Design LSTM, start of the top module:
module LSTM(clk, Of, En, Ci, Cip, In, Ui, Uf, Uk, Uo, Wi, Wk, Wf, Wo, Vo, Bi, Bo, Bf, Bk, PrevH, Cout, Hout);
 input clk, En, Cip; 
 input [7:0] In, Ci, Ui, Uf, Uk;
 input [7:0] Uo, Wi, Wk, Wf, Wo;
 input [7:0] Vo, Bi, Bo, Bf, Bk;
 input [7:0]           PrevH;
 output [7:0] Cout, Hout;
 output Of;
 wire [7:0] m1, m2, m3, m4;
 wire [7:0] m5, m7, m8;
 wire [7:0] m9, m10, m11, m12;
 wire [7:0] m13, m14, m15, m16;
 wire [7:0] i1, f1, k1, o1;
 wire [7:0] It, Ft, Kt, t1;
 wire [10:0] Cin;
 mult8 ins1(m1, In, Wi); 
 mult8 ins2(m2, PrevH, Ui);
 FA8   ins3(m1, m2, m3, Cip, Cin[0]);
 FA8   ins4(m3, Bi, i1,Cin[0], Cin[1]);
 SigmoidROM sg1(It, i1, clk, En);
 mult8 ins5(m4, In, Wf); 
 mult8 ins6(t1, In, Wf);
 FA8   ins7(t1, m4, m5, Cin[1], Cin[2]);
 FA8   ins8(t1, Bi, f1, Cin[2], Cin[3]);
 SigmoidROM sg2(Ft, f1, clk, En);
 mult8 ins9(m7, In, Wk); 
 mult8 ins10(m8, PrevH, Uk);
 FA8   ins11(m7, m8, m9, Cin[3], Cin[4]);
 FA8   ins12(m9, Bk, k1, Cin[4], Cin[5]);
 SigmoidROM sg3(Kt, k1, clk, En);
 FA8   ins13(It, Kt, m10,Cin[5], Cin[6]);
 FA8   ins14(Ft, Ci, m11, Cin[6], Cin[7]);
 FA8   ins15(m10, m11, Cout, Cin[7], Cin[8]);
 mult8 ins16(m12, In, Wo); 
 mult8 ins17(m13, PrevH, Uo);
 mult8 ins18(m14, Ci, Vo);
 FA8   ins19(m12, m13, m15, Cin[8], Cin[9]);
 FA8   ins21(m14, Bo, m16, Cin[9], Cin[10]);
 FA8   ins22(m16, m15, o1, Cin[10], Of);
 SigmoidROM sg4(Hout, o1, clk, En);
 endmodule
Size: about 32 flip-flops, about 150 I/O pins, ~17,000 um^2 of cells after synthesis.
clock: 37.1 ns
lec_check: 0
abc_area: 1
cap_margin: 20
cell_pad_in_sites_detail_placement: 0
cell_pad_in_sites_global_placement: 1
core_margin: 2
core_utilization: 51
cts_cluster_diameter: 368
cts_cluster_size: 70
gpl_routability_driven: 1
hold_slack_margin: -0.07
min_routing_layer: met1
slew_margin: 20
run.sh (not shown) runs the stock make flow with config.mk's settings and CLKGATE_MAP_FILE=.
The starting point finished but fails on negative setup slack.
==> next run, changes <==
ABC_AREA = 0   (was 1)
CORE_UTILIZATION = 47   (was 51)
CTS_CLUSTER_SIZE = 99   (was 70)
GPL_ROUTABILITY_DRIVEN = 0   (was 1)
TNS_END_PERCENT = 5   (was not set)
clock period = 65.7 ns   (was 37.1 ns; I/O delays follow)
This time the run completed with no timing, DRC or antenna violations.
Clock skew hardly moves.
First-iteration DRC count drops by a few percent.
Routed wire length went down by roughly a tenth.
Critical path depth goes down by 1.
Design area shrinks by roughly a tenth.
Die area barely changes.
==> next run, changes <==
CELL_PAD_IN_SITES_DETAIL_PLACEMENT = 1   (was 0)
CELL_PAD_IN_SITES_GLOBAL_PLACEMENT = 0   (was 1)
CORE_ASPECT_RATIO = 1.57   (was not set)
CORE_UTILIZATION = 17   (was 47)
CTS_CLUSTER_SIZE = 70   (was 99)
MAX_ROUTING_LAYER = met4   (was not set)
MIN_ROUTING_LAYER = met2   (was met1)
SETUP_SLACK_MARGIN = 5.0   (was not set)
TNS_END_PERCENT = not set   (was 5)
What happened: The changed run completed without violations. Final area went up by 5.9%. Sequential cell count does not change. Non-clock buffer count went up by 3. Routed wire length went up by 41%.
==> next run, changes <==
CELL_PAD_IN_SITES_GLOBAL_PLACEMENT = 1   (was 0)
HOLD_SLACK_MARGIN = not set   (was -0.07)
MAX_ROUTING_LAYER = met5   (was met4)
Core utilization stays flat.
Worst hold slack loses 0.12 ns.
Die size is unchanged.
==> next run, changes <==
CAP_MARGIN = 40   (was 20)
CELL_PAD_IN_SITES_DETAIL_PLACEMENT = 0   (was 1)
CORE_ASPECT_RATIO = 1.74   (was 1.57)
CORE_MARGIN = 6   (was 2)
CORE_UTILIZATION = 51   (was 17)
CTS_CLUSTER_DIAMETER = 334   (was 368)
CTS_CLUSTER_SIZE = 99   (was 70)
HOLD_SLACK_MARGIN = -0.07   (was not set)
MAX_ROUTING_LAYER = not set   (was met5)
MIN_ROUTING_LAYER = met1   (was met2)
PLACE_DENSITY = 0.5   (was not set)
SETUP_SLACK_MARGIN = not set   (was 5.0)
SLEW_MARGIN = 5   (was 20)
TNS_END_PERCENT = 5   (was not set)
Synthesized cell count is unchanged.
Sequential cell count stays the same.
Routed wire length drops by about a fifth.
Register-to-register slack gets better by 0.09 ns.
Final area drops by a few percent.
Area after synthesis stays the same.
Fmax climbs slightly.
Clock skew barely changes.
Worst setup slack gets better by 0.22 ns.

Setup of lane 1:
Starting RTL as in the previous note.
Settings: LEC_CHECK=0, CAP_MARGIN=20, CELL_PAD_IN_SITES_GLOBAL_PLACEMENT=1, CORE_ASPECT_RATIO=0.62, CORE_MARGIN=2, CORE_UTILIZATION=68, CTS_CLUSTER_DIAMETER=397, CTS_CLUSTER_SIZE=31, GPL_ROUTABILITY_DRIVEN=0, HOLD_SLACK_MARGIN=0.21, SLEW_MARGIN=30, TNS_END_PERCENT=80; clock period 32.5 ns.
Lane 1: it failed during global placement (3_3_place_gp), and the tool reported GPL-0301.
Setup changes, lane 1 to lane 2
==> flow/config.mk <==
export PLATFORM = sky130hd
export DESIGN_NAME = LSTM
export DESIGN_NICKNAME = LSTM
export VERILOG_FILES = /design/flow/design.v
export SDC_FILE = /design/flow/constraint.sdc
export NUM_CORES = 4
export LEC_CHECK = 0
export CAP_MARGIN = 20
export CORE_MARGIN = 2
export CORE_UTILIZATION = 36
export SLEW_MARGIN = 20
==> flow/constraint.sdc <==
create_clock -name core_clock -period 47.0 [get_ports {clk}]
set_input_delay 9.4000 -clock core_clock [delete_from_list [all_inputs] [get_ports {clk}]]
set_output_delay 9.4000 -clock core_clock [all_outputs]
set_load 0.01 [all_outputs]
### Flow results
Lane 2 went all the way through the flow, and no timing, DRC or antenna check failed.
Sort lane 1 and lane 2 by die size, ascending, and lane 1 comes first.
Number of distinct library cells after synthesis essentially unchanged between lane 1 and lane 2.
Total core area for lane 2 is higher than for lane 1.
Lane 1 → lane 2: core utilization before placement down 33 points, die width rose 8.1%.

LSTM again, from the RTL that the note above started with.
Settings: LEC_CHECK=0, ABC_AREA=1, CAP_MARGIN=5, CELL_PAD_IN_SITES_DETAIL_PLACEMENT=0, CELL_PAD_IN_SITES_GLOBAL_PLACEMENT=0, CORE_MARGIN=2, CORE_UTILIZATION=71, CTS_CLUSTER_DIAMETER=360, CTS_CLUSTER_SIZE=15, GPL_ROUTABILITY_DRIVEN=1, HOLD_SLACK_MARGIN=-0.07, MAX_ROUTING_LAYER=met4, MIN_ROUTING_LAYER=met1, SETUP_SLACK_MARGIN=-1.43, SLEW_MARGIN=30; clock period 31.9 ns.
The starting point finished but fails on negative setup slack.
Next try:
- CAP_MARGIN: 5 -> 20
- CELL_PAD_IN_SITES_DETAIL_PLACEMENT: 0 -> default
- CELL_PAD_IN_SITES_GLOBAL_PLACEMENT: 0 -> default
- CTS_CLUSTER_DIAMETER: 360 -> 238
- CTS_CLUSTER_SIZE: 15 -> 33
- GPL_ROUTABILITY_DRIVEN: 1 -> default
- HOLD_SLACK_MARGIN: -0.07 -> default
- MIN_ROUTING_LAYER: met1 -> default
- SETUP_SLACK_MARGIN: -1.43 -> default
- SLEW_MARGIN: 30 -> 20
- TNS_END_PERCENT: default -> 5
- clock period: 31.9 -> 29.8 ns (I/O delays scaled with it)
Result:
- The changed run finished with negative setup slack left
- wire length is higher by 0.63%
- design area is about the same
- setup slack degrades by 1.0 ns
Next try:
- ABC_AREA: 1 -> default
- CORE_UTILIZATION: 71 -> 35
- CTS_CLUSTER_DIAMETER: 238 -> default
- CTS_CLUSTER_SIZE: 33 -> default
- MAX_ROUTING_LAYER: met4 -> default
- TNS_END_PERCENT: 5 -> default
- clock period: 29.8 -> 63.1 ns (I/O delays scaled with it)
After rerunning: This time the run finished with timing, DRC and antenna clean. Cell count falls by about 15%. Setup slack gains 16 ns. Count of clock-buffer cells in the layout does not change. Design area falls by 9.9%.

LSTM again, from the RTL that the note above started with.
clock: 24.4 ns
lec_check: 0
cap_margin: 20
cell_pad_in_sites_detail_placement: 2
cell_pad_in_sites_global_placement: 0
core_margin: 2
core_utilization: 66
cts_cluster_diameter: 325
gpl_routability_driven: 0
gpl_timing_driven: 1
place_density: 0.64
setup_slack_margin: 5.0
slew_margin: 20
tns_end_percent: 10
The starting point never finished: it broke off in detailed placement.
Edit:
==> flow/config.mk (replaced) <==
export PLATFORM = sky130hd
export DESIGN_NAME = LSTM
export DESIGN_NICKNAME = LSTM
export VERILOG_FILES = /design/flow/design.v
export SDC_FILE = /design/flow/constraint.sdc
export NUM_CORES = 4
export LEC_CHECK = 0
export CAP_MARGIN = 20
export CORE_MARGIN = 2
export CORE_UTILIZATION = 58
export SLEW_MARGIN = 20
export TNS_END_PERCENT = 5
==> flow/constraint.sdc (replaced) <==
create_clock -name core_clock -period 36.7 [get_ports {clk}]
set_input_delay 7.3400 -clock core_clock [delete_from_list [all_inputs] [get_ports {clk}]]
set_output_delay 7.3400 -clock core_clock [all_outputs]
set_load 0.01 [all_outputs]
Now the flow finished but failed the layout checks on negative setup slack.
Synthesized cell count does not change.
Die size went up by 13%.
Synthesized area does not change.
Edit:
--- a/flow/config.mk
+++ b/flow/config.mk
@@ -10 +10 @@
-export CORE_UTILIZATION = 58
+export CORE_UTILIZATION = 40
@@ -12 +11,0 @@
-export TNS_END_PERCENT = 5
==> flow/constraint.sdc (replaced) <==
create_clock -name core_clock -period 45.0 [get_ports {clk}]
set_input_delay 9.0000 -clock core_clock [delete_from_list [all_inputs] [get_ports {clk}]]
set_output_delay 9.0000 -clock core_clock [all_outputs]
set_load 0.01 [all_outputs]
Result:
- Now the flow completed with no timing, DRC or antenna violations
- global-route usage shrinks by 7.2 points
- via count shrinks slightly
- register-to-register slack improved by 7.9 ns
- area after synthesis is unchanged
- first-iteration DRC count shrinks by a little under a tenth
- design area shrinks slightly
- count of clock-buffer cells in the layout grows by 3
- critical path depth does not change
Edit:
--- a/flow/config.mk
+++ b/flow/config.mk
@@ -8,0 +9 @@
+export CELL_PAD_IN_SITES_GLOBAL_PLACEMENT = 2
@@ -10,0 +12,2 @@
+export GPL_TIMING_DRIVEN = 0
+export PLACE_DENSITY = 0.64
The changed run finished clean. Clock skew hardly moves. Worst setup slack gets worse by 0.088 ns. First-iteration DRC count is higher by a few percent. Non-clock buffer count is unchanged. Wire length climbs by about a fifth. Cell count barely changes. Final area grows slightly.

build 98:
LSTM again, from the RTL that the note above started with.
make LEC_CHECK=0 ABC_AREA=1 CAP_MARGIN=20 CORE_MARGIN=2 CORE_UTILIZATION=68 CTS_CLUSTER_DIAMETER=346 CTS_CLUSTER_SIZE=97 PLACE_DENSITY=0.37 SETUP_SLACK_MARGIN=-2.0 SLEW_MARGIN=20 TNS_END_PERCENT=15 finish   # period 24.9 ns
Although build 98 finished all stages, its layout failed final checks on negative setup slack.
#### Input delta (build 48 over build 98)
- clearing SETUP_SLACK_MARGIN, which used to be -2.0
- clearing CTS_CLUSTER_DIAMETER, which used to be 346
- swapping 24.9 for 30.2 in the clock period (ns, I/O delays scaled along)
Build 48 finished all stages; however, its layout fails the closing checks, the failures being negative setup slack.
Non-filler instance count after layout: build 48 vs build 98 — no meaningful difference
Diff build 98 -> build 48: total routed wire length on the met1 layer decreased by 0.96% relative to the old numbers, global-route usage decreased by 1.1 points relative to the old numbers.
--- input diff build 48..build 24 ---
- removing ABC_AREA (formerly 1)
- removing TNS_END_PERCENT (formerly 15)
- removing CTS_CLUSTER_SIZE (formerly 97)
- removing PLACE_DENSITY (formerly 0.37)
- changing CORE_UTILIZATION from 68 to 60
- changing the clock period (ns, I/O delays scaled along) from 30.2 to 20.1
## What came out
Build 24 has global-route wire length before repair below what build 48 had. When build 24 is measured against build 48, its number of clock buffers in the layout turns out 1 higher. Comparing build 48 and build 24, distinct cell type count after synthesis is lower on build 48. Taking build 48 as the reference, in build 24 detailed-route wire length fell by about 11%, adder-cell area share of the yosys netlist rose by 4.5 points, final instance area fell by about 5.3%, sequential share of layout area rose by 0.18 points. [build 24] flow finished | final checks: failed | reasons: negative setup slack. [compare] base=build 48 new=build 24: area fraction in and, or, nand and nor cells went down 3.2 points; chip area estimate from yosys synthesis went down 1400 um2; routed length per placed instance went up about 12%.

Setup of run 1:
Starting RTL as in the previous note.
Design LSTM, start of the top module:
module LSTM(clk, Of, En, Ci, Cip, In, Ui, Uf, Uk, Uo, Wi, Wk, Wf, Wo, Vo, Bi, Bo, Bf, Bk, PrevH, Cout, Hout);
Settings: LEC_CHECK=0, ABC_AREA=1, CAP_MARGIN=5, CELL_PAD_IN_SITES_DETAIL_PLACEMENT=0, CELL_PAD_IN_SITES_GLOBAL_PLACEMENT=0, CORE_MARGIN=2, CORE_UTILIZATION=72, CTS_CLUSTER_DIAMETER=42, CTS_CLUSTER_SIZE=15, GPL_ROUTABILITY_DRIVEN=1, HOLD_SLACK_MARGIN=-0.07, MAX_ROUTING_LAYER=met4, MIN_ROUTING_LAYER=met1, PLACE_DENSITY_LB_ADDON=0.28, SETUP_SLACK_MARGIN=-1.43, SLEW_MARGIN=30; clock period 31.9 ns.
[flow] run 1 | stages: complete | final checks: fail | reason: negative setup slack
[inputs] run 2 vs run 1
Settings: CTS_CLUSTER_DIAMETER: 42 -> 360; SLEW_MARGIN: 30 -> 20; CELL_PAD_IN_SITES_GLOBAL_PLACEMENT: 0 -> 1; MAX_ROUTING_LAYER: met4 -> unset; CAP_MARGIN: 5 -> 20; SETUP_SLACK_MARGIN: -1.43 -> unset; CORE_UTILIZATION: 72 -> 57; PLACE_DENSITY_LB_ADDON: 0.28 -> unset; the clock period (ns, I/O delays scaled along): 31.9 -> 36.6.
[summary]
- Of the two candidates, run 1 has the better total core area and run 2 the worse one.
- Final checks on run 1, whose flow otherwise completed, came back failing, citing negative setup slack.
- The flow for run 2 finished, though final verification flagged negative setup slack.
- The clock-cell share of area was comparable across run 2 and run 1.
- Run 1 → run 2: minimum setup slack after placement moved up; final worst slack moved up; core utilization moved down.
Input-level comparison between run 3 and run 2:
Settings: CTS_CLUSTER_SIZE: 15 -> 70; CTS_CLUSTER_DIAMETER: 360 -> 368; CELL_PAD_IN_SITES_GLOBAL_PLACEMENT: 1 -> 2; CORE_UTILIZATION: 57 -> 66; the clock period (ns, I/O delays scaled along): 36.6 -> 90.9.
Results
Diff run 2 -> run 3: area of the core region went down 4300 um^2; synthesized chip area reported by yosys held; post-synthesis area per instance held. Compared with run 2, run 3 shows a higher floorplan core density. The log for run 3 ends in 3_1_place_gp_skip_io with error GPL-0301, so the run never completed. Taking run 2 as the reference point, the die area of run 3 falls by 13%.
Input-level comparison between run 4 and run 3:
Settings: CELL_PAD_IN_SITES_GLOBAL_PLACEMENT removed (was 2); CELL_PAD_IN_SITES_DETAIL_PLACEMENT removed (was 0); CTS_CLUSTER_DIAMETER removed (was 368); CTS_CLUSTER_SIZE removed (was 70); CORE_UTILIZATION changed from 66 to 40; GPL_ROUTABILITY_DRIVEN removed (was 1); HOLD_SLACK_MARGIN removed (was -0.07); ABC_AREA removed (was 1); MIN_ROUTING_LAYER removed (was met1); the clock period (ns, I/O delays scaled along) changed from 90.9 to 44.2.
Findings:
In run 4 the overall die height turned out 23% higher than in run 3. Relative to run 3, the sequential-to-total area share from yosys stat of run 4 is higher by 0.33 points. Run 4 did not stop at any stage, and its layout met the timing, DRC and antenna checks. Side by side, post-synth design cell area turned out lower in run 4 than in run 3. Relative to run 3, number of nets in the synthesized netlist decreased by 21% in run 4. Synthesized-area fraction occupied by xor and xnor cells: run 4 higher than run 3. Re chip area in the Yosys report: run 4 is 8.1% down on run 3. NOTE x dimension of the die run 3->run 4 increased by more than 10%. Run 3 has a lower number of unique standard cell types used by synthesis than run 4. Run 4 vs. run 3: area fraction in full adders, half adders and majority gates went up by 4.5 points; full die area shows an increase of 50%; cell row count now larger.
--- input diff run 4..run 5 ---
Settings: a change of CORE_UTILIZATION from 40 to 65; a change of the clock period (ns, I/O delays scaled along) from 44.2 to 36.7.
==> results <==
Apart from run 5, each of run 4 and run 5 ends the flow with a layout that passes the timing, DRC and antenna checks. Status run 5: flow complete, layout not clean - negative setup slack. Of run 5 and run 4, it is run 5 that has the higher overall fraction of global-route tracks in use. Run 5: area of the placeable core lower than run 4.
